== run 1 ==
// alu
module alu(input read,write,dig1,dig2,dig3,dig4,rst,clk,rev,exec,sign, output o1,o2,o3,o4, output [0:6] bcd);
clock: 12.2 ns
lec_check: 0
abc_area: 0
cap_margin: 5
cell_pad_in_sites_detail_placement: 1
cell_pad_in_sites_global_placement: 3
core_aspect_ratio: 0.59
core_margin: 7
core_utilization: 59
cts_cluster_diameter: 77
gpl_timing_driven: 0
min_routing_layer: met1
place_density_lb_addon: 0.06
setup_slack_margin: -0.95
slew_margin: 40
tns_end_percent: 25
run.sh (not shown) runs the stock make flow with config.mk's settings and CLKGATE_MAP_FILE=.
Status(run 1) = ERROR, stage = global placement without I/O (3_1_place_gp_skip_io)
Relative to run 1, the following input files were edited for run 2:
Settings: a deleted CTS_CLUSTER_DIAMETER that had been 77; a deleted PLACE_DENSITY_LB_ADDON that had been 0.06; a change of CORE_MARGIN from 7 to 2; a change of CORE_UTILIZATION from 59 to 45; a deleted TNS_END_PERCENT that had been 25; a deleted SETUP_SLACK_MARGIN that had been -0.95; a deleted CORE_ASPECT_RATIO that had been 0.59; a deleted ABC_AREA that had been 0; a deleted CELL_PAD_IN_SITES_DETAIL_PLACEMENT that had been 1; a deleted GPL_TIMING_DRIVEN that had been 0; an added MAX_ROUTING_LAYER of met4; an added CTS_CLUSTER_SIZE of 64; a change of SLEW_MARGIN from 40 to 20; a deleted CELL_PAD_IN_SITES_GLOBAL_PLACEMENT that had been 3; a change of the clock period (ns, I/O delays scaled along) from 12.2 to 4.49.
### Flow results
Run 2 -> run 1: synthesized area delta 0, exact match. In the reports for run 1 and run 2, the larger floorplan die height belongs to run 2. Nothing crashed in run 2 and all stages finished; the problem is that the final layout failed, the offending checks being negative setup slack. As far as number of distinct library cells after synthesis goes, run 2 and run 1 are indistinguishable; the numbers are identical. Changes observed in run 2 relative to run 1: sequential-to-total area share from yosys stat did not really move; chip area from the yosys synthesis statistics was more or less identical; overall chip area shows an increase of 20,000 µm². Between run 1 and run 2, the flow reports core area increasing by more than a quarter.
## Diff of input files: run 3 against run 2
Settings: PLACE_DENSITY_LB_ADDON: unset -> 0.16; CORE_ASPECT_RATIO: unset -> 0.66; CORE_MARGIN: 2 -> 3; ABC_AREA: unset -> 1; TNS_END_PERCENT: unset -> 55; CELL_PAD_IN_SITES_DETAIL_PLACEMENT: unset -> 2; CAP_MARGIN: 5 -> 20.
Results
- Run 3 is listed as incomplete: the tool reported an error in global routing (5_1_grt) and the run ended there.
- Sort run 3 and run 2 by combined area of all synthesized cells, descending, and run 3 comes first.
- In run 3 relative to run 2, overall die width had gone up by more than 10%.
- Compared to run 2, run 3 has proportion of synthesized area in mux cells 9.8 points lower.
- Between run 2 and run 3, the flow reports overall chip area increasing by a few percent.
- In the metrics for run 3 and run 2, the one carrying the higher cell area reported after detailed placement is run 2.
- Run 3 against run 2: number of cells produced by synthesis higher; area reported by Yosys stat climbed 1.4%.
#### Input delta (run 4 over run 3)
Settings: CORE_MARGIN now 2, was 3; MIN_ROUTING_LAYER no longer set, was met1; MAX_ROUTING_LAYER no longer set, was met4; CORE_ASPECT_RATIO no longer set, was 0.66; TNS_END_PERCENT no longer set, was 55; CTS_CLUSTER_SIZE no longer set, was 64; ABC_AREA no longer set, was 1; CELL_PAD_IN_SITES_DETAIL_PLACEMENT no longer set, was 2; PLACE_DENSITY_LB_ADDON no longer set, was 0.16; the clock period (ns, I/O delays scaled along) now 8.04, was 4.49.
[summary]
- Run 4 closes out successfully: all stages finished, all timing, DRC and antenna checks passed.
- Relative to run 3, Yosys chip area decreased by 1.4% in run 4.
- The lower placed cell count of run 3 and run 4 is in run 4.
- Area after detailed placement delta for run 4 relative to run 3: about 6% lower
- NOTE die size run 3->run 4 decreased by a few percent
- Between run 3 and run 4, the flow reports synthesized cell count decreasing by more than a quarter.
- Taking run 3 as the reference, in run 4 multiplexer fraction of the synthesized cell area increased 9.8 points, netlist area before placement decreased 710 µm².

## try-pepper
Starting RTL as in the previous note.
Settings: LEC_CHECK=0, CAP_MARGIN=20, CORE_MARGIN=2, CORE_UTILIZATION=72, PLACE_DENSITY_LB_ADDON=0.0, SETUP_SLACK_MARGIN=1.41, SLEW_MARGIN=20; clock period 4.86 ns.
FAIL try-pepper @ 5_1_grt: tool exited with error
Modified inputs, try-tundra compared to try-pepper
# try-pepper
export LEC_CHECK = 0
export CAP_MARGIN = 20
export CORE_MARGIN = 2
export CORE_UTILIZATION = 72
export PLACE_DENSITY_LB_ADDON = 0.0
export SETUP_SLACK_MARGIN = 1.41
export SLEW_MARGIN = 20
create_clock -name core_clock -period 4.86 [get_ports {clk}]
# try-tundra
export LEC_CHECK = 0
export ABC_AREA = 1
export CAP_MARGIN = 20
export CORE_MARGIN = 2
export CORE_UTILIZATION = 72
export CTS_CLUSTER_SIZE = 72
export HOLD_SLACK_MARGIN = 0.29
export PLACE_DENSITY_LB_ADDON = 0.0
export SETUP_SLACK_MARGIN = 1.64
export SLEW_MARGIN = 20
create_clock -name core_clock -period 5.8 [get_ports {clk}]
--- outcome ---
Although it ran to completion, try-tundra produced a layout that fails the final checks because of setup timing.
Status: post-synthesis share of cell area spent on full adders, half adders and majority gates parity (try-pepper, try-tundra)
try-tundra ends up with a post-synthesis compound-gate area fraction that is 0.49 points higher than in try-pepper.
Note that the half-perimeter wire length after detailed placement recorded for try-pepper amounts to 1.12 times the value seen in try-tundra.
The post-CTS setup repair buffer count in try-pepper is 2.5 times that in try-tundra.
NOTE vertical extent of the die try-pepper->try-tundra increased slightly
| synthesized cell count | higher: try-tundra |
Comparing try-pepper and try-tundra, the higher average size of a mapped cell was measured on try-pepper.
Relative to try-pepper, the number of distinct library cells after synthesis of try-tundra is lower by 40%.
Compared with try-pepper, try-tundra shows a higher fraction of the core area occupied by cells at floorplan.
Simple-gate share of the synthesized area in try-tundra vs try-pepper: up 8.4 points
Note that the number of cells in Yosys stat recorded for try-tundra amounts to 1.4 times the value seen in try-pepper.
Relative to try-tundra, the following input files were edited for try-garnet:
# try-tundra
export LEC_CHECK = 0
export ABC_AREA = 1
export CAP_MARGIN = 20
export CORE_MARGIN = 2
export CORE_UTILIZATION = 72
export CTS_CLUSTER_SIZE = 72
export HOLD_SLACK_MARGIN = 0.29
export PLACE_DENSITY_LB_ADDON = 0.0
export SETUP_SLACK_MARGIN = 1.64
export SLEW_MARGIN = 20
create_clock -name core_clock -period 5.8 [get_ports {clk}]
# try-garnet
export LEC_CHECK = 0
export CAP_MARGIN = 20
export CORE_MARGIN = 2
export CORE_UTILIZATION = 72
export SLEW_MARGIN = 20
create_clock -name core_clock -period 4.48 [get_ports {clk}]
--- outcome ---
The log for try-garnet ends in 5_1_grt with error ODB-0269, so the run never completed. Compared to try-tundra, try-garnet has area of the mapped netlist 710 um^2 lower. | post-placement cell area | try-garnet vs try-tundra | about 7% higher |. Simple-gate portion of the synthesized area: try-garnet vs try-tundra down 8.4 points.
[inputs] try-zinc vs try-garnet
# try-garnet
export LEC_CHECK = 0
export CAP_MARGIN = 20
export CORE_MARGIN = 2
export CORE_UTILIZATION = 72
export SLEW_MARGIN = 20
create_clock -name core_clock -period 4.48 [get_ports {clk}]
# try-zinc
export LEC_CHECK = 0
export CAP_MARGIN = 20
export CORE_MARGIN = 2
export CORE_UTILIZATION = 59
export SLEW_MARGIN = 20
create_clock -name core_clock -period 8.04 [get_ports {clk}]
### Flow results
Re gate count of the mapped netlist: no difference whatsoever between try-zinc and try-garnet. Compared with try-garnet, try-zinc shows number of buffers inserted during clock tree synthesis that has gone up by a few percent. The post-synthesis simple-gate area fraction of try-zinc and that of try-garnet are within noise of each other. Global placer's final weighted congestion (lower): try-zinc. try-zinc vs try-garnet on overall die area: try-zinc is the higher one. Comparing try-zinc and try-garnet, the higher placeable core region was measured on try-zinc. Of try-zinc and try-garnet, the lower post-CTS setup-driven buffer insertion count belongs to try-zinc. Compared with try-garnet, try-zinc shows a higher width of the die. As far as area figure in the yosys stat output goes, try-zinc and try-garnet are indistinguishable; the numbers are identical. try-zinc ran to completion and came out clean on the timing, design-rule and antenna checks.
Input-level comparison between try-raven and try-zinc:
# try-zinc
export LEC_CHECK = 0
export CAP_MARGIN = 20
export CORE_MARGIN = 2
export CORE_UTILIZATION = 59
export SLEW_MARGIN = 20
create_clock -name core_clock -period 8.04 [get_ports {clk}]
# try-raven
export LEC_CHECK = 0
export ABC_AREA = 0
export CAP_MARGIN = 20
export CORE_MARGIN = 2
export CORE_UTILIZATION = 72
export CTS_CLUSTER_SIZE = 24
export PLACE_DENSITY_LB_ADDON = 0.0
export SETUP_SLACK_MARGIN = 1.45
export SLEW_MARGIN = 20
create_clock -name core_clock -period 5.0 [get_ports {clk}]
- try-raven: ODB-0269 in 5_1_grt -> run aborted
- In terms of adder and majority cell fraction of the synthesized area, try-raven and try-zinc differ only marginally.
- What try-zinc reported for die size has to be multiplied by 0.822 to get the figure for try-raven.
- try-raven vs try-zinc: post-DP HPWL up in try-raven
Here is what was changed in the inputs of try-onyx compared with try-raven.
# try-raven
export LEC_CHECK = 0
export ABC_AREA = 0
export CAP_MARGIN = 20
export CORE_MARGIN = 2
export CORE_UTILIZATION = 72
export CTS_CLUSTER_SIZE = 24
export PLACE_DENSITY_LB_ADDON = 0.0
export SETUP_SLACK_MARGIN = 1.45
export SLEW_MARGIN = 20
create_clock -name core_clock -period 5.0 [get_ports {clk}]
# try-onyx
export LEC_CHECK = 0
export CAP_MARGIN = 20
export CORE_MARGIN = 2
export CORE_UTILIZATION = 61
export CTS_CLUSTER_SIZE = 52
export SETUP_SLACK_MARGIN = -0.43
export SLEW_MARGIN = 20
create_clock -name core_clock -period 5.5 [get_ports {clk}]
What the final checks of try-onyx revealed, after a flow that finished every stage, was a layout that fails on setup timing.
Diff try-onyx..try-raven | post-synthesis sequential area ratio | unchanged
Compared with try-raven, in try-onyx worst slack after detailed placement shows an increase of 0.48 ns; number of buffers inserted by hold repair at cts roughly the same; count of cells resized by post-cts repair lost 287; cell area after placement has decreased.
From try-onyx to try-raven, average instance area after synthesis did not move at all.
